== yarrow ==
## cpu
module cpu(clock, reset, instruction, read_data, memory_control, PC, ALU_result, write_data);
Size: roughly 4600 cells after synthesis, ~1100 flip-flops, roughly 170 I/O pins.
export LEC_CHECK = 0
export CAP_MARGIN = 20
export CORE_MARGIN = 2
export CORE_UTILIZATION = 62
export CTS_CLUSTER_SIZE = 98
export SETUP_SLACK_MARGIN = 0.97
export SLEW_MARGIN = 20
create_clock -name core_clock -period 3.34 [get_ports {clock}]
run.sh (not shown) runs the stock make flow with config.mk's settings and CLKGATE_MAP_FILE=.
yarrow: it failed during global routing (5_1_grt), and the tool reported GRT-0232.
Here is what was changed in the inputs of nickel compared with yarrow.
- putting TNS_END_PERCENT at 5 where nothing was set
- swapping 0.97 for 1.57 in SETUP_SLACK_MARGIN
- putting PLACE_DENSITY_LB_ADDON at 0.05 where nothing was set
- putting CORE_ASPECT_RATIO at 0.51 where nothing was set
- clearing CTS_CLUSTER_SIZE, which used to be 98
- swapping 62 for 60 in CORE_UTILIZATION
- swapping 3.34 for 6.09 in the clock period (ns, I/O delays scaled along)
Findings:
In nickel the implementation completed, yet the final layout does not meet the checks, the culprit being negative setup slack.
The number of I/O pins of nickel and that of yarrow are within noise of each other.
Sort nickel and yarrow by floorplan-stage core utilization, ascending, and nickel comes first.
For port buffer count, yarrow and nickel come out practically identical.
Between nickel and yarrow, the difference in synthesis area per yosys is negligible.
Looking only at number of standard-cell rows in the floorplan, and setting everything else aside, the higher value of nickel and yarrow goes to yarrow.
The following lists how indigo was set up differently from nickel:
- clearing PLACE_DENSITY_LB_ADDON, which used to be 0.05
- clearing SETUP_SLACK_MARGIN, which used to be 1.57
- clearing TNS_END_PERCENT, which used to be 5
- clearing CORE_ASPECT_RATIO, which used to be 0.51
- swapping 60 for 55 in CORE_UTILIZATION
- swapping 6.09 for 11.0 in the clock period (ns, I/O delays scaled along)
indigo: part of the total power dissipated in the clock network is 6.0 points higher than what nickel reported.
Compared with nickel, indigo has extra setup slack.
| cell area after layout | indigo vs nickel | better |
Looking at the reports, indigo completed the entire flow and the layout it produced met the timing, DRC and antenna checks.
Post-detailed-placement cell area shrinks by a little under 10% when moving from nickel to indigo.
Transition time at the pin with the least slew margin (indigo over nickel): decrease, 0.052 ns
When indigo is set beside nickel, its number of violations reported at the end of detailed-routing iteration 0 turns out to be about 50% smaller.
indigo does better than nickel on register-to-register slack.
Against nickel as the reference, indigo delivers a lower utilization.
Relative to nickel, the critical path depth of indigo is lower by about 10%.

---

== xenon ==
Starting RTL as in the previous note.
Settings: LEC_CHECK=0, CAP_MARGIN=20, CORE_MARGIN=2, CORE_UTILIZATION=57, SETUP_SLACK_MARGIN=1.48, SLEW_MARGIN=20; clock period 6.61 ns.
xenon finished all stages; however, its layout fails the closing checks, the failures being negative setup slack.
Setup changes, xenon to lagoon
--- a/flow/config.mk
+++ b/flow/config.mk
@@ -8,5 +8,4 @@
 export CAP_MARGIN = 20
 export CORE_MARGIN = 2
-export CORE_UTILIZATION = 57
-export SETUP_SLACK_MARGIN = 1.48
+export CORE_UTILIZATION = 40
 export SLEW_MARGIN = 20
==> flow/constraint.sdc <==
create_clock -name core_clock -period 11.0 [get_ports {clock}]
set_input_delay 2.2000 -clock core_clock [delete_from_list [all_inputs] [get_ports {clock}]]
set_output_delay 2.2000 -clock core_clock [all_outputs]
set_load 0.01 [all_outputs]
==> comparison <==
- lagoon: done, clean on timing, DRC and antenna
- Changes observed in lagoon relative to xenon: actual slew at the worst max-slew pin down 0.029 ns; number of standard cells in the final layout excluding fillers down 300; global-route wire length before repair down about 8%.
#### Input delta (tundra over lagoon)
--- a/flow/config.mk
+++ b/flow/config.mk
@@ -6,6 +6,11 @@
 export NUM_CORES = 4
 export LEC_CHECK = 0
-export CAP_MARGIN = 20
+export CAP_MARGIN = 0
+export CELL_PAD_IN_SITES_DETAIL_PLACEMENT = 1
 export CORE_MARGIN = 2
 export CORE_UTILIZATION = 40
-export SLEW_MARGIN = 20
+export CTS_CLUSTER_DIAMETER = 347
+export GPL_ROUTABILITY_DRIVEN = 1
+export MAX_ROUTING_LAYER = met4
+export SETUP_SLACK_MARGIN = 2.84
+export SLEW_MARGIN = 15
Results
- Sort lagoon and tundra by slack of the critical path asc -> top: lagoon
- Looking at total chip power, tundra sits about 4% above lagoon.
- Origin of the worst setup path: instruction[20] -> tundra, instruction[21] -> lagoon
- Of the two values seen for timing endpoint of the critical path, ALU_result[28] was produced by tundra and ALU_result[0] by lagoon.
- Taking lagoon as the reference, in tundra combinational group share of total power went up; netlist area before placement was more or less identical; via count of the first global-routing pass up about 7%.
- For net switching power, dividing the value from tundra by the value from lagoon gives 1.08.
- Diff lagoon -> tundra | design area | up by a few percent
- tundra reached the end of the flow, and the finished layout is clean on the timing, DRC and antenna checks.
- The final layout from lagoon, which completed every stage, passed the timing, DRC and antenna checks at the end of the flow.
- Higher routed wire length was reported by tundra, not lagoon.
- In the reports for lagoon and tundra, the larger number of cells on the critical path belongs to tundra.

---

cpu again, from the RTL that the note above started with.
clock: 6.34 ns
lec_check: 0
cap_margin: 20
core_margin: 2
core_utilization: 57
cts_cluster_size: 50
slew_margin: 20
The baseline reached the layout checks and failed them: setup timing.
Change:
- CORE_UTILIZATION: 57 -> 56
- CTS_CLUSTER_SIZE: 50 -> default
- clock period: 6.34 -> 3.34 ns (I/O delays scaled with it)
Outcome: The changed run finished with setup timing left; clock skew goes down by 0.0037 ns; sequential cell count stays the same; area after synthesis is unchanged; wire length goes down by 5.0%; global-route usage goes down by 1.6 points; combinational power goes up by 92%.
Change:
- CORE_UTILIZATION: 56 -> 40
- CTS_CLUSTER_SIZE: default -> 81
- GPL_TIMING_DRIVEN: default -> 0
- SETUP_SLACK_MARGIN: default -> 2.73
- clock period: 3.34 -> 11.0 ns (I/O delays scaled with it)
What happened:
- The new run finished clean
- final cell count fell slightly
- via count drops by a few percent
- clock power goes down by well over a third
Power is estimated from default activity; no workload was simulated.
